==> flow/design.v (excerpt) <==
module ALU_Pipeline(
  input  logic clk, rst,
  input  logic [31:0] A_in, B_in,
  input  logic [31:0] instr_in,
  output logic [31:0] Result_out,
  output logic Zero_out, Carry_out, Overflow_out, Negative_out
);
  logic [31:0] A_reg, B_reg;
  logic [3:0]  ALUOp;
  logic [31:0] instr_reg;
  logic [6:0] opcode, funct7;
  logic [4:0] rd, rs1, rs2;
  logic [2:0] funct3;
  logic [31:0] Result_comb;
  logic Zero_comb, Carry_comb, Overflow_comb, Negative_comb;
  always_ff @(posedge clk or posedge rst) begin
    if (rst) begin
      A_reg <= 0;
      B_reg <= 0;
      instr_reg <= 0;
    end else begin
      A_reg <= A_in;
      B_reg <= B_in;
      instr_reg <= instr_in;
    end
  end
  InstructionDecoder decoder (
    .instruction(instr_reg),
    .opcode(opcode),
    .rd(rd),
    .funct3(funct3),
    .rs1(rs1),
    .rs2(rs2),
    .funct7(funct7)
  );
  ALUControl control (
    .opcode(opcode),
    .funct3(funct3),
    .funct7(funct7),
  ...
clock: 3.61 ns
lec_check: 0
abc_area: 0
cap_margin: 20
core_aspect_ratio: 0.5
core_margin: 2
core_utilization: 68
cts_cluster_diameter: 400
cts_cluster_size: 99
place_density: 0.35
setup_slack_margin: -0.35
slew_margin: 20
run.sh (not shown) runs the stock make flow with config.mk's settings and CLKGATE_MAP_FILE=.
The first run died in 3_5_place_dp.
Next try:
- ABC_AREA: 0 -> default
- CORE_ASPECT_RATIO: 0.5 -> default
- CORE_UTILIZATION: 68 -> 57
- CTS_CLUSTER_SIZE: 99 -> 98
- PLACE_DENSITY: 0.35 -> default
- SETUP_SLACK_MARGIN: -0.35 -> default
- clock period: 3.61 -> 3.98 ns (I/O delays scaled with it)
This time the run completed and failed the layout checks on negative setup slack.
Synthesized cell count does not change.
Area after synthesis stays the same.
Die size grows by 18%.
Next try:
- CORE_UTILIZATION: 57 -> 58
- CTS_CLUSTER_DIAMETER: 400 -> default
- CTS_CLUSTER_SIZE: 98 -> default
- SETUP_SLACK_MARGIN: default -> 0.93
- clock period: 3.98 -> 5.27 ns (I/O delays scaled with it)
Effect: Now the flow produced a clean layout. Routed wire length came out lower by 15%. Worst setup slack improves by 1.4 ns. Worst hold slack loses 0.0069 ns. Cell area decreases by 14%.
Next try:
- ABC_AREA: default -> 1
- CORE_ASPECT_RATIO: default -> 0.5
- CORE_UTILIZATION: 58 -> 64
- CTS_CLUSTER_DIAMETER: default -> 400
- CTS_CLUSTER_SIZE: default -> 98
- PLACE_DENSITY: default -> 0.38
- TNS_END_PERCENT: default -> 10
- clock period: 5.27 -> 3.98 ns (I/O delays scaled with it)
This time the run died in 5_1_grt (GRT-0232); area after synthesis climbs by 15%; die area climbs by 4.8%; synthesized cell count climbs by 72%.
Next try:
- CORE_ASPECT_RATIO: 0.5 -> default
- CORE_UTILIZATION: 64 -> 57
- TNS_END_PERCENT: 10 -> default
=>
- Now the flow completed without violations
- area after synthesis is unchanged
- die size rises by roughly a tenth
- synthesized cell count does not change

========
The RTL this note starts from:
==> flow/design.v <==
module ALU (
  input  logic [31:0] A, B,
  input  logic [3:0] ALUOp,
  output logic [31:0] Result,
  output logic Zero, Carry, Overflow, Negative
);
  logic [32:0] tmp;
  always_comb begin
    tmp = 33'd0;
    Carry = 0;
    Overflow = 0;
    case (ALUOp)
      4'b0000: begin  
        tmp = A + B;
        Result = tmp[31:0];
        Carry = tmp[32];
        Overflow = (~A[31] & ~B[31] & Result[31]) | (A[31] & B[31] & ~Result[31]);
      end
      4'b0001: begin  
        tmp = A - B;
        Result = tmp[31:0];
        Carry = tmp[32];
        Overflow = (A[31] & ~B[31] & ~Result[31]) | (~A[31] & B[31] & Result[31]);
      end
      4'b0010: Result = A & B;
      4'b0011: Result = A | B;
      4'b0100: Result = A ^ B;
      4'b0101: Result = ~A;
      4'b0110: Result = ~B;
      4'b0111: Result = A << B[4:0];
      4'b1000: Result = A >> B[4:0];
      4'b1001: Result = $signed(A) >>> B[4:0];
      default: Result = 32'd0;
    endcase
    Zero = (Result == 0);
    Negative = Result[31];
  end
endmodule
module ALUControl(
  input  logic [6:0] funct7,
  input  logic [2:0] funct3,
  input  logic [6:0] opcode,
  output logic [3:0] ALUOp
);
  always_comb begin
    case (opcode)
      7'b0110011: begin  
        case ({funct7, funct3})
          10'b0000000_000: ALUOp = 4'b0000;  
          10'b0100000_000: ALUOp = 4'b0001;  
          10'b0000000_111: ALUOp = 4'b0010;  
          10'b0000000_110: ALUOp = 4'b0011;  
          10'b0000000_100: ALUOp = 4'b0100;  
          10'b0000000_001: ALUOp = 4'b0111;  
          10'b0000000_101: ALUOp = 4'b1000;  
          10'b0100000_101: ALUOp = 4'b1001;  
          default: ALUOp = 4'b1111;
        endcase
      end
      default: ALUOp = 4'b1111;
    endcase
  end
endmodule
module InstructionDecoder(
  input  logic [31:0] instruction,
  output logic [6:0]  opcode,
  output logic [4:0]  rd,
  output logic [2:0]  funct3,
  output logic [4:0]  rs1,
  output logic [4:0]  rs2,
  output logic [6:0]  funct7
);
  assign opcode = instruction[6:0];
  assign rd     = instruction[11:7];
  assign funct3 = instruction[14:12];
  assign rs1    = instruction[19:15];
  assign rs2    = instruction[24:20];
  assign funct7 = instruction[31:25];
endmodule
module ALU_Pipeline(
  input  logic clk, rst,
  input  logic [31:0] A_in, B_in,
  input  logic [31:0] instr_in,
  output logic [31:0] Result_out,
  output logic Zero_out, Carry_out, Overflow_out, Negative_out
);
  logic [31:0] A_reg, B_reg;
  logic [3:0]  ALUOp;
  logic [31:0] instr_reg;
  logic [6:0] opcode, funct7;
  logic [4:0] rd, rs1, rs2;
  logic [2:0] funct3;
  logic [31:0] Result_comb;
  logic Zero_comb, Carry_comb, Overflow_comb, Negative_comb;
  always_ff @(posedge clk or posedge rst) begin
    if (rst) begin
      A_reg <= 0;
      B_reg <= 0;
      instr_reg <= 0;
    end else begin
      A_reg <= A_in;
      B_reg <= B_in;
      instr_reg <= instr_in;
    end
  end
  InstructionDecoder decoder (
    .instruction(instr_reg),
    .opcode(opcode),
    .rd(rd),
    .funct3(funct3),
    .rs1(rs1),
    .rs2(rs2),
    .funct7(funct7)
  );
  ALUControl control (
    .opcode(opcode),
    .funct3(funct3),
    .funct7(funct7),
    .ALUOp(ALUOp)
  );
  ALU alu_inst (
    .A(A_reg),
    .B(B_reg),
    .ALUOp(ALUOp),
    .Result(Result_comb),
    .Zero(Zero_comb),
    .Carry(Carry_comb),
    .Overflow(Overflow_comb),
    .Negative(Negative_comb)
  );
  always_ff @(posedge clk or posedge rst) begin
    if (rst) begin
      Result_out <= 0;
      Zero_out <= 0;
      Carry_out <= 0;
      Overflow_out <= 0;
      Negative_out <= 0;
    end else begin
      Result_out <= Result_comb;
      Zero_out <= Zero_comb;
      Carry_out <= Carry_comb;
      Overflow_out <= Overflow_comb;
      Negative_out <= Negative_comb;
    end
  end
endmodule
clock: 8.49 ns
lec_check: 0
abc_area: 1
cap_margin: 5
core_margin: 6
core_utilization: 72
cts_cluster_diameter: 124
cts_cluster_size: 57
gpl_routability_driven: 1
hold_slack_margin: -0.08
max_routing_layer: met4
min_routing_layer: met2
place_density: 0.4
setup_slack_margin: 1.4
slew_margin: 30
The starting point aborted during global routing (5_1_grt), error GRT-0116.
Edit:
- ABC_AREA: 1 -> unset
- CAP_MARGIN: 5 -> 20
- CORE_UTILIZATION: 72 -> 60
- CTS_CLUSTER_SIZE: 57 -> 75
- GPL_ROUTABILITY_DRIVEN: 1 -> 0
- HOLD_SLACK_MARGIN: -0.08 -> unset
- MIN_ROUTING_LAYER: met2 -> met1
- PLACE_DENSITY: 0.4 -> 0.36
- SETUP_SLACK_MARGIN: 1.4 -> unset
- TNS_END_PERCENT: unset -> 15
Effect: The changed run completed without violations. Die size goes up by 3.6%. Area after synthesis goes down by about 13%. Synthesized cell count goes down by 42%.
Edit:
- CORE_UTILIZATION: 60 -> 31
- PLACE_DENSITY: 0.36 -> unset
- PLACE_DENSITY_LB_ADDON: unset -> 0.09
- TNS_END_PERCENT: 15 -> unset
Cell count grows by 15%.
Setup slack gains 0.17 ns.
Clock power shrinks by about 0.6%.
Routed wire length grows by 16%.
Power grows by 0.64%.
Register-to-register slack gains 0.17 ns.
Worst hold slack loses 0.062 ns.
Flip-flop count stays the same.
Edit:
- CORE_MARGIN: 6 -> 2
- CTS_CLUSTER_DIAMETER: 124 -> unset
- CTS_CLUSTER_SIZE: 75 -> unset
- GPL_ROUTABILITY_DRIVEN: 0 -> unset
- MAX_ROUTING_LAYER: met4 -> unset
- MIN_ROUTING_LAYER: met1 -> unset
- PLACE_DENSITY_LB_ADDON: 0.09 -> unset
- SLEW_MARGIN: 30 -> 20
- clock period: 8.49 -> 5.97 ns (I/O delays scaled with it)
Clock power goes up by about 35%.
Utilization goes up by 0.32 points.
Sequential share of layout area goes down by 0.41 points.
Edit:
- CORE_UTILIZATION: 31 -> 56
- SETUP_SLACK_MARGIN: unset -> -0.33
- clock period: 5.97 -> 4.55 ns (I/O delays scaled with it)
- With this change the flow ran to the end with violations: setup timing
- via count is higher by 18%
- register-to-register slack loses 0.77 ns
- power is higher by 45%
- clock skew is higher by 0.0058 ns
- global-route usage is higher by 19 points
- setup slack loses 0.77 ns
- wire length is lower by 1.3%
Power is estimated from default activity; no workload was simulated.
